lagoon:
==> flow/design.v (excerpt) <==
module dma_ahb_simple
(
       input   wire          HRESETn
     , input   wire          HCLK
     , input   wire          S_HSEL
     , input   wire  [31:0]  S_HADDR
     , input   wire  [ 1:0]  S_HTRANS
     , input   wire          S_HWRITE
     , input   wire  [ 2:0]  S_HSIZE
     , input   wire  [ 2:0]  S_HBURST
     , input   wire  [31:0]  S_HWDATA
     , output  wire  [31:0]  S_HRDATA
     , output  wire  [ 1:0]  S_HRESP
     , input   wire          S_HREADYin
     , output  wire          S_HREADYout
     , output  wire          IRQ
     , output  wire          M_HBUSREQ
     , input   wire          M_HGRANT
     , output  wire  [31:0]  M_HADDR
     , output  wire  [ 1:0]  M_HTRANS
     , output  wire          M_HWRITE
     , output  wire  [ 2:0]  M_HSIZE
     , output  wire  [ 2:0]  M_HBURST
     , output  wire  [ 3:0]  M_HPROT
     , output  wire  [31:0]  M_HWDATA
     , input   wire  [31:0]  M_HRDATA
     , input   wire  [ 1:0]  M_HRESP
     , input   wire          M_HREADY
);
clock: 2.91 ns
lec_check: 0
abc_area: 1
cap_margin: 40
cell_pad_in_sites_global_placement: 0
core_margin: 2
core_utilization: 67
gpl_routability_driven: 1
gpl_timing_driven: 1
slew_margin: 20
run.sh (not shown) runs the stock make flow with config.mk's settings and CLKGATE_MAP_FILE=.
Input-level comparison between amber and lagoon:
Settings: CORE_UTILIZATION changed from 67 to 70; CTS_CLUSTER_SIZE newly set to 50; the clock period (ns, I/O delays scaled along) changed from 2.91 to 1.97.
Notes after the runs:
- Status: amber FAILED at global routing (tool error)
- lagoon fits on a die that is larger than the die of amber.
- Summary: with lagoon as the reference, horizontal extent of the die in amber moved down by a few percent.
diff inputs: amber => tundra
Settings: a deleted ABC_AREA that had been 1; a change of CORE_UTILIZATION from 70 to 40; a deleted CTS_CLUSTER_SIZE that had been 50; a deleted GPL_TIMING_DRIVEN that had been 1; a deleted GPL_ROUTABILITY_DRIVEN that had been 1; a deleted CELL_PAD_IN_SITES_GLOBAL_PLACEMENT that had been 0; a change of CAP_MARGIN from 40 to 20; a change of the clock period (ns, I/O delays scaled along) from 1.97 to 3.35.
==> comparison <==
- tundra | status: complete | timing, DRC, antenna: pass
- Between tundra and amber, it is tundra whose post-placement worst setup slack is higher, by 0.81 ns.
- On total cell area reported by yosys after synthesis: between amber and tundra, it ends up lower for tundra.
- In tundra relative to amber, total standard cell area after synthesis had gone down by a little under 10%.
- tundra gives less number of buffers inserted to repair setup after CTS than amber did.
- Final weighted congestion in routability-driven placement: amber and tundra compared, higher one is amber

---

## job 101
dma_ahb_simple again, from the RTL that the note above started with.
clock: 2.24 ns
lec_check: 0
abc_area: 0
cap_margin: 40
cell_pad_in_sites_global_placement: 0
core_margin: 2
core_utilization: 67
cts_cluster_size: 33
gpl_routability_driven: 1
gpl_timing_driven: 1
slew_margin: 20
Job 101 finished all stages; layout check result: FAIL, due to setup timing.
Input-level comparison between job 102 and job 101:
-- flow/config.mk --
<<< job 101, line 8
export ABC_AREA = 0
export CAP_MARGIN = 40
export CELL_PAD_IN_SITES_GLOBAL_PLACEMENT = 0
>>> job 102, line 8
export CAP_MARGIN = 20
<<< job 101, line 12
export CORE_UTILIZATION = 67
export CTS_CLUSTER_SIZE = 33
export GPL_ROUTABILITY_DRIVEN = 1
export GPL_TIMING_DRIVEN = 1
>>> job 102, line 10
export CORE_UTILIZATION = 66
export SETUP_SLACK_MARGIN = 0.82
==> flow/constraint.sdc <==
create_clock -name core_clock -period 3.1 [get_ports {HCLK}]
set_input_delay 0.6200 -clock core_clock [delete_from_list [all_inputs] [get_ports {HCLK}]]
set_output_delay 0.6200 -clock core_clock [all_outputs]
set_load 0.01 [all_outputs]
Notes after the runs:
Job 102 finished every stage and its layout cleared the timing, design-rule and antenna checks.
Against job 101, placement-stage cell area in job 102 fell by a few percent.
Going from job 101 to job 102, final worst-path cycle share now sits lower; row count now sits higher.
## Diff of input files: job 103 against job 102
-- flow/config.mk --
<<< job 102, line 10
export CORE_UTILIZATION = 66
export SETUP_SLACK_MARGIN = 0.82
>>> job 103, line 10
export CORE_UTILIZATION = 39
==> flow/constraint.sdc <==
create_clock -name core_clock -period 3.35 [get_ports {HCLK}]
set_input_delay 0.6700 -clock core_clock [delete_from_list [all_inputs] [get_ports {HCLK}]]
set_output_delay 0.6700 -clock core_clock [all_outputs]
set_load 0.01 [all_outputs]
- Job 103 against job 102: power share of the sequential group saw a decrease, multi-input logic cell count shows no meaningful change, global-route wire length before repair moved down, hold buffer count at CTS went down by 1.
- Job 103 ended up with a221oi_1 as its slowest cell on the critical path; job 102 ended up with dfrtp_1.
- Compared with job 102, job 103 shows final area that has gone down by a few percent.
- The lower non-clock buffer instance count of the final layout came out of job 103.
> inputs changed (job 103 -> job 104)
-- flow/config.mk --
<<< job 103, line 10
export CORE_UTILIZATION = 39
>>> job 104, line 10
export CORE_UTILIZATION = 70
export SETUP_SLACK_MARGIN = -0.15
==> flow/constraint.sdc <==
create_clock -name core_clock -period 2.11 [get_ports {HCLK}]
set_input_delay 0.4220 -clock core_clock [delete_from_list [all_inputs] [get_ports {HCLK}]]
set_output_delay 0.4220 -clock core_clock [all_outputs]
set_load 0.01 [all_outputs]
--- outcome ---
Between job 104 and job 103, post-placement cell area is lower for job 103, job 104 comes in above that.
Job 104 -> job 103: area of the synthesized netlist per yosys stat delta 0, exact match
As far as number of sinks handled by clock tree synthesis is concerned, job 104 and job 103 perform about the same.
For the total of hold buffers inserted after clock tree synthesis, job 104 came in 1 higher than job 103 did.
Number of buffers inserted to repair setup after CTS for job 104 is higher than for job 103.
Diff job 103..job 104 | synthesized-area fraction occupied by ao, oa, aoi and oai cells | negligible
Job 104 did not run to completion, as it errored out during global routing (5_1_grt).
Compared with job 103, job 104 shows die outline height that has gone down by more than a quarter.
Power figures rest on the tool's default switching activity, not on a simulated workload.
